**design.v**
```verilog
module TM_ALU (
    input  wire        clk,
    input  wire        reset,
    input  wire [7:0]  AvgTxLen,
    input  wire [7:0]  InstExed,
    input  wire [7:0]  CurTxLen,
    output wire [7:0]  AvgTxLen_new,
    output wire [7:0]  InstExed_new
);
    reg [15:0] mac_result;  
    reg [7:0]  inc_result;
    reg [15:0] mac_reg;     
    reg [7:0]  inc_reg;      
    reg [7:0]  AvgTxLen_reg;  
    always @(posedge clk) begin
        if (reset) begin
            mac_reg      <= 0;
            inc_reg      <= 0;
            AvgTxLen_reg <= 0;
        end else begin
            mac_result     <= AvgTxLen * InstExed;
            mac_reg      <= mac_result + CurTxLen;
            inc_result     <= InstExed + 1;
            inc_reg      <= inc_result;
            AvgTxLen_reg <= AvgTxLen;  
        end
    end
    reg [7:0] AvgTxLen_new_reg;
    always @(posedge clk) begin
        if (reset) begin
            AvgTxLen_new_reg <= 0;
        end else begin
            if (inc_reg == 0) begin  
                AvgTxLen_new_reg <= 0;
            end else begin
                AvgTxLen_new_reg <= mac_reg / inc_reg;
            end
        end
    end
    assign AvgTxLen_new  = AvgTxLen_new_reg;
    assign InstExed_new = (reset) ? 8'b0 : AvgTxLen_reg;  
endmodule
```
**run.sh**
```bash
#!/bin/bash
# the make line also repeats each setting of config.mk as NAME=value (left out here)
make -C /OpenROAD-flow-scripts/flow DESIGN_CONFIG=/design/flow/config.mk WORK_HOME=/design/flow/orfs CLKGATE_MAP_FILE= finish
```
**config.mk**
```make
export PLATFORM = sky130hd
export DESIGN_NAME = TM_ALU
export DESIGN_NICKNAME = TM_ALU
export VERILOG_FILES = /design/flow/design.v
export SDC_FILE = /design/flow/constraint.sdc
export NUM_CORES = 4
export LEC_CHECK = 0
export CAP_MARGIN = 25
export CELL_PAD_IN_SITES_DETAIL_PLACEMENT = 2
export CELL_PAD_IN_SITES_GLOBAL_PLACEMENT = 0
export CORE_ASPECT_RATIO = 1.51
export CORE_MARGIN = 2
export CORE_UTILIZATION = 36
export CTS_CLUSTER_DIAMETER = 186
export CTS_CLUSTER_SIZE = 82
export GPL_ROUTABILITY_DRIVEN = 0
export HOLD_SLACK_MARGIN = 0.01
export MAX_ROUTING_LAYER = met4
export MIN_ROUTING_LAYER = met2
export PLACE_DENSITY_LB_ADDON = 0.09
export SLEW_MARGIN = 30
export TNS_END_PERCENT = 95
```
**constraint.sdc**
```tcl
create_clock -name core_clock -period 17.3 [get_ports {clk}]
set_input_delay 3.4600 -clock core_clock [delete_from_list [all_inputs] [get_ports {clk}]]
set_output_delay 3.4600 -clock core_clock [all_outputs]
set_load 0.01 [all_outputs]
```
==> reports/qor.yml, run 1 <==
place:
  io_buffers: 41
  placed_cells: 1815
  hpwlAfterDp_um: 38730
synthesis:
  top_area_cell: "ha_1"
  avgSynthCellArea_um2: 8.340
  yosys_warnings: 1
  common_cells: "ha_1 (146), inv_1 (94), nand2_1 (91), nor2_1 (76), a21oi_1 (59)"
  ys_async_sr_fraction: 0
  synth_area_um2: 9683
  edf_count: 24
  synth_cell_types: 86
  top_logic_kind: "adder cells"
  ys_sh_aoi: 0.2114
  syn-num-nets: 1370
  yosysChipArea_um2: 9683
  mux_area_frac: 0.04600
  numSynthFlops: 64
  synth_top_flop_cell: "dfxtp_1"
  topCellsByArea: "ha_1 (19%), dfxtp_1 (8.3%), fa_1 (7.6%)"
  ys_sh_simple: 0.2096
  yosys_cells: 1161
  netlist_instances: 1161
  ys_seq_share: 0.1571
  top_cell_area_share: 0.1887
  ys_sh_adder: 0.2662
  synth.most_common_cell: "ha_1"
  xor_share: 0.05608
floorplanning:
  fp-row-count: 73
  core_area_um2: 26400
  ios: 42
  initCoreUtil: 0.3668
  fp.dieW_um: 137.5
  die.size.y_um: 205.5
  die_area_um2: 28250
outcome:
  firstError: "[ERROR DPL-0033] detailed placement checks failed during check placement."
  stop_stage: "clock tree synthesis (4_1_cts)"
  status: "stopped before the end"
==> stage by stage <==
| step | worst slack [ns] | hold WS (ns) | area [µm²] |
|---|---|---|---|
| floorplan | -9.972 | 0.4284 | 10180 |
| global placement | -9.494 | 0.4320 | 13150 |
| detailed placement | -11.90 | 0.4592 | 13150 |
==> run 2: changes to the inputs <==
- ABC_AREA: unset -> 1
- CAP_MARGIN: 25 -> 20
- CELL_PAD_IN_SITES_DETAIL_PLACEMENT: 2 -> unset
- CELL_PAD_IN_SITES_GLOBAL_PLACEMENT: 0 -> unset
- CORE_ASPECT_RATIO: 1.51 -> unset
- CORE_UTILIZATION: 36 -> 72
- CTS_CLUSTER_DIAMETER: 186 -> 375
- CTS_CLUSTER_SIZE: 82 -> unset
- GPL_ROUTABILITY_DRIVEN: 0 -> unset
- HOLD_SLACK_MARGIN: 0.01 -> unset
- MAX_ROUTING_LAYER: met4 -> unset
- MIN_ROUTING_LAYER: met2 -> unset
- PLACE_DENSITY: unset -> 0.4
- PLACE_DENSITY_LB_ADDON: 0.09 -> unset
- SETUP_SLACK_MARGIN: unset -> 0.58
- SLEW_MARGIN: 30 -> 20
- TNS_END_PERCENT: 95 -> unset
- clock period: 17.3 -> 27.6 ns (I/O delays scaled with it)
==> run 2 against run 1 <==
Now clean on timing, DRC and antenna. Area after synthesis is 2.8% higher. Synthesized cell count up 26%. Die area fell by 48%.
==> reports/qor.yml, run 2 <==
global_route:
  grt_usage: 0.3094
  grt_pass1_wl_um: 37730
  grt_pass1_vias: 8876
  overflow: 0
  grt_max_degree: 36
  antenna_found_initial: 0
synthesis:
  syn-num-nets: 1676
  mux_area_frac: 0
  topCellsByArea: "ha_1 (18%), nand2_1 (13%), inv_1 (11%)"
  ys_async_sr_fraction: 0
  ys_sh_aoi: 0.1138
  top_cell_area_share: 0.1835
  common_cells: "nand2_1 (335), inv_1 (280), ha_1 (146), nor2_1 (103), nand3_1 (95)"
  synth_area_um2: 9953
  xor_share: 0.06072
  yosys_warnings: 1
  numSynthFlops: 64
  top_area_cell: "ha_1"
  synth_top_flop_cell: "dfxtp_1"
  netlist_instances: 1467
  ys_sh_adder: 0.2580
  synth.most_common_cell: "nand2_1"
  ys_seq_share: 0.1529
  ys_sh_simple: 0.2882
  yosys_cells: 1467
  yosysChipArea_um2: 9953
  avgSynthCellArea_um2: 6.785
  synth_cell_types: 54
  top_logic_kind: "simple AND/OR/NAND/NOR gates"
  edf_count: 24
worst_setup_path:
  r2r_slack_ns: 2.11
  worstSetupEndpointType: "register"
  crit_type: "reg -> reg"
  timing.rr.start: "inc_reg[0]"
  worst-path-buf-inv: 33
  crit_family: "simple AND/OR/NAND/NOR gates"
  crit_fanout: 8
  path_depth: 202
  startpoint: "inc_reg[0]"
  cpMostUsedCell: "nand2_1"
  cp_slowest_stage_delay_ns: 0.36
  cp.arrival_ns: 25.70
  slowest_stage: "ha_1"
  reg2reg_to: "AvgTxLen_new_reg[0]"
  cp-start-kind: "register"
  crit_end: "AvgTxLen_new_reg[0]"
  crit_required_ns: 27.81
  r2r_cells: 202
floorplanning:
  die_area_um2: 14780
  die.size.y_um: 121.6
  core_area_um2: 13350
  fp.dieW_um: 121.6
  initCoreUtil: 0.7457
  fp-row-count: 42
  ios: 42
cells_and_area:
  syn2layout_area_growth_pct: 16.27
  fin_util: 0.8670
  fin_nets: 1748
place:
  hpwlAfterDp_um: 17300
  io_buffers: 41
  gp_congestion: 0.8888
  place_ws_ns: -0.02875
flow_run:
  warnings: 29
  cap_violations: 0
min_path:
  hold_depth: 2
  hold_end: "inc_reg[0]"
  holdCritStartpoint: "inc_result[0]"
  hold_class: "reg -> reg"
timing:
  setup_tns_ns: 0
  hold_viol: 0
  setup_viol_count_final: 0
  setup_ws_ns: 2.111
  skew_ns: 0.008154
  tightest_slew_ns: 0.8807
  timing.final.crit_share: 0.9235
  relSlewSlack: 0.4122
  final_max_slew_viol_count: 0
  max_freq_mhz: 39.23
  whs_ns: 0.4477
  min_period_ns: 25.49
  rsz0062_at_grt: "no"
drt:
  vias_per_cell: 5.582
  ant_nets: 0
  drc_errors: 0
  totalWireLength_um: 24390
  vias: 9601
  wl_per_cell_um: 14.18
  n_antenna_cell: 0
  drtIter0Drc: 569
  drt_pre_antenna_iters: 5
cts:
  path_clk_slew_ns: 0.06
  cts.htree.levels: 3
  root_buffer: "clkbuf_16"
  cts_tree: "yes"
  hold_buffers: 0
  max-clock-path-buffers: 2
  clkLatencyLatePin_ns: 0.34
  numCtsBuffers: 9
  numClockSinks: 64
outcome:
  status: "finished clean"
==> run 2: metrics by stage <==
stage	instance area, µm²	cells
2_1_floorplan	9953	1467
4_1_cts	10910	1678
5_1_grt	11570	1720
3_5_place_dp	10560	1661
6_report	11570	1720
3_3_place_gp	10560	1661
==> run 2: layer usage <==
metal  vias to the layer above  part of all wire  global-route usage
li1                       4800                 -                   -
met1                      4484              0.43              0.3765
met2                       249              0.50              0.5671
met3                        68             0.036             0.02762
met4                         0             0.028              0.1164
met5                         -                 0                   0
==> run 2: repair_timing <==
action	in CTS	in global routing
pin swaps	0	47
setup endpoints to repair	1	2
cloned	1	2
gates resized	21	91
endpoints found under the hold margin	0	0
buffers inserted	0	39
==> run 2: layout make-up <==
type	count	area, µm²
Inverter	290	1121
Fill cell	802	1775
Timing Repair Buffer	100	873.3
Clock buffer	13	292.8
Sequential cell	64	1524
Tap cell	176	220.2
Multi-Input combinational cell	1071	7506
Clock inverter	3	17.52
Timing Repair inverter	3	17.52
==> run 3: changes to the inputs <==
- CAP_MARGIN: 20 -> 0
- CTS_CLUSTER_DIAMETER: 375 -> 242
- PLACE_DENSITY: 0.4 -> 0.65
- SETUP_SLACK_MARGIN: 0.58 -> -0.87
- TNS_END_PERCENT: unset -> 5
- clock period: 27.6 -> 21.7 ns (I/O delays scaled with it)
==> run 3 against run 2 <==
The run now fails in clock tree synthesis (4_1_cts). Die area did not move. Synthesized cell count did not move. Area after synthesis did not move.
==> reports/qor.yml, run 3 <==
floorplanning:
  fp-row-count: 42
  die_area_um2: 14780
  initCoreUtil: 0.7457
  core_area_um2: 13350
  fp.dieW_um: 121.6
  die.size.y_um: 121.6
  ios: 42
place:
  gp_congestion: 0.8681
  io_buffers: 41
  hpwlAfterDp_um: 28000
  placed_cells: 1929
  place_area_um2: 12710
synthesis:
  ys_sh_aoi: 0.1138
  netlist_instances: 1467
  synth.most_common_cell: "nand2_1"
  top_area_cell: "ha_1"
  top_logic_kind: "simple AND/OR/NAND/NOR gates"
  avgSynthCellArea_um2: 6.785
  synth_top_flop_cell: "dfxtp_1"
  ys_seq_share: 0.1529
  xor_share: 0.06072
  synth_cell_types: 54
  edf_count: 24
  mux_area_frac: 0
  synth_area_um2: 9953
  syn-num-nets: 1676
  numSynthFlops: 64
  yosys_warnings: 1
  ys_sh_simple: 0.2882
  ys_async_sr_fraction: 0
  yosys_cells: 1467
  topCellsByArea: "ha_1 (18%), nand2_1 (13%), inv_1 (11%)"
  top_cell_area_share: 0.1835
  ys_sh_adder: 0.2580
  yosysChipArea_um2: 9953
  common_cells: "nand2_1 (335), inv_1 (280), ha_1 (146), nor2_1 (103), nand3_1 (95)"
outcome:
  status: "stopped before the end"
  stop_stage: "clock tree synthesis (4_1_cts)"
  firstError: "[ERROR DPL-0038] Utilization greater than 100%, impossible to legalize"
run 3: through the flow:
| step | util | setup slack (ns) |
|---|---|---|
| after detailed placement | 0.9520 | -4.369 |
| after floorplan | - | -2.410 |
| after global placement | 0.9520 | -1.638 |
==> run 4: changes to the inputs <==
- ABC_AREA: 1 -> unset
- CAP_MARGIN: 0 -> 20
- CORE_UTILIZATION: 72 -> 40
- CTS_CLUSTER_DIAMETER: 242 -> unset
- PLACE_DENSITY: 0.65 -> unset
- SETUP_SLACK_MARGIN: -0.87 -> 5.0
- TNS_END_PERCENT: 5 -> unset
- clock period: 21.7 -> 29.0 ns (I/O delays scaled with it)
==> run 4 against run 3 <==
Die area up 72%. Area after synthesis down 2.7%. Synthesized cell count down 21%. The run now finishes clean.
==> reports/qor.yml, run 4 <==
worst_setup_path:
  startpoint: "inc_reg[6]"
  cp_slowest_stage_delay_ns: 0.57
  r2r_slack_ns: 0.83
  path_depth: 152
  crit_family: "AND-OR/OR-AND gates"
  cpMostUsedCell: "buf_4"
  worstSetupEndpointType: "register"
  slowest_stage: "or4_4"
  reg2reg_to: "AvgTxLen_new_reg[0]"
  r2r_cells: 152
  crit_end: "AvgTxLen_new_reg[0]"
  cp.arrival_ns: 28.38
  crit_fanout: 6
  crit_required_ns: 29.21
  timing.rr.start: "inc_reg[6]"
  worst-path-buf-inv: 38
  cp-start-kind: "register"
  crit_type: "reg -> reg"
drt:
  drc_errors: 0
  vias_per_cell: 5.590
  drt_pre_antenna_iters: 5
  totalWireLength_um: 30030
  vias: 9783
  n_antenna_cell: 0
  drtIter0Drc: 605
  wl_per_cell_um: 17.16
  ant_nets: 0
timing:
  rsz0062_at_grt: "yes"
  relSlewSlack: 0.3588
  final_max_slew_viol_count: 0
  skew_ns: 0.01593
  setup_viol_count_final: 0
  setup_ws_ns: 0.8332
  min_period_ns: 28.17
  hold_viol: 0
  timing.final.crit_share: 0.9713
  max_freq_mhz: 35.50
  tightest_slew_ns: 0.9607
min_path:
  hold_end: "inc_reg[2]"
  holdCritStartpoint: "inc_result[2]"
  hold_class: "reg -> reg"
  hold_depth: 1
synthesis:
  top_cell_area_share: 0.1887
  edf_count: 24
  ys_async_sr_fraction: 0
  ys_seq_share: 0.1571
  ys_sh_adder: 0.2662
  syn-num-nets: 1370
  yosys_cells: 1161
  topCellsByArea: "ha_1 (19%), dfxtp_1 (8.3%), fa_1 (7.6%)"
  ys_sh_aoi: 0.2114
  synth_cell_types: 86
  yosysChipArea_um2: 9683
  numSynthFlops: 64
  synth_top_flop_cell: "dfxtp_1"
  mux_area_frac: 0.04600
  xor_share: 0.05608
  netlist_instances: 1161
  ys_sh_simple: 0.2096
  synth.most_common_cell: "ha_1"
  yosys_warnings: 1
  avgSynthCellArea_um2: 8.340
  common_cells: "ha_1 (146), inv_1 (94), nand2_1 (91), nor2_1 (76), a21oi_1 (59)"
  synth_area_um2: 9683
  top_area_cell: "ha_1"
  top_logic_kind: "adder cells"
cells_and_area:
  seq_area_um2: 1530
  fillers: 2037
  fin_nets: 1635
  syn2layout_area_growth_pct: 40.70
  logic_area_um2: 8686
global_route:
  grt_usage: 0.2237
  overflow: 0
  grt_pass1_vias: 9752
  grt_pass1_wl_um: 46800
  antenna_found_initial: 0
  grt_max_degree: 42
outcome:
  status: "finished clean"
place:
  hpwlAfterDp_um: 19640
  gp_congestion: 0.8466
  place_ws_ns: -0.7067
  io_buffers: 41
flow_run:
  warnings: 30
  cap_violations: 0
cts:
  cts_tree: "yes"
  numCtsBuffers: 9
  root_buffer: "clkbuf_16"
  clkLatencyLatePin_ns: 0.35
  cts.htree.levels: 3
  path_clk_slew_ns: 0.07
  max-clock-path-buffers: 2
  numClockSinks: 64
floorplanning:
  fp-row-count: 56
  fp.dieW_um: 159.6
  initCoreUtil: 0.4101
  ios: 42
  core_area_um2: 23610
  die.size.y_um: 159.6
  die_area_um2: 25470
## run 4: final cells by class
type	instances	share of cell area
Timing Repair Buffer	290	0.1716
Clock buffer	10	0.01681
Tap cell	319	0.02930
Inverter	94	0.02617
Clock inverter	6	0.006245
Sequential cell	64	0.1123
Multi-Input combinational cell	967	0.6375
## run 4: through the flow
step	hold slack [ns]	area, µm²	cells	TNS, ns	utilization
3_3_place_gp	0.4320	10910	1504	-0.4418	0.4622
5_1_grt	0.4815	13620	1750	-0.2554	0.5770
3_5_place_dp	0.4418	10910	1504	-0.7067	0.4622
4_1_cts	0.4568	12980	1694	0	0.5497
6_report	0.4517	13620	1750	0	0.5770
2_1_floorplan	0.4284	10180	1161	0	-
## run 4: timing repair
action / in CTS / in global routing
cloned: 2 / 0
pin swaps: 94 / 108
resized: 73 / 44
setup endpoints to repair: 3 / 3
setup buffers: 172 / 56
hold buffers: 0 / 0
## run 4: per-layer routing
layer  GRT usage  wire length [µm]
met1      0.2597             12350
met2      0.4150             15420
met3     0.03204              1430
met4     0.08223               826
met5           0                 0
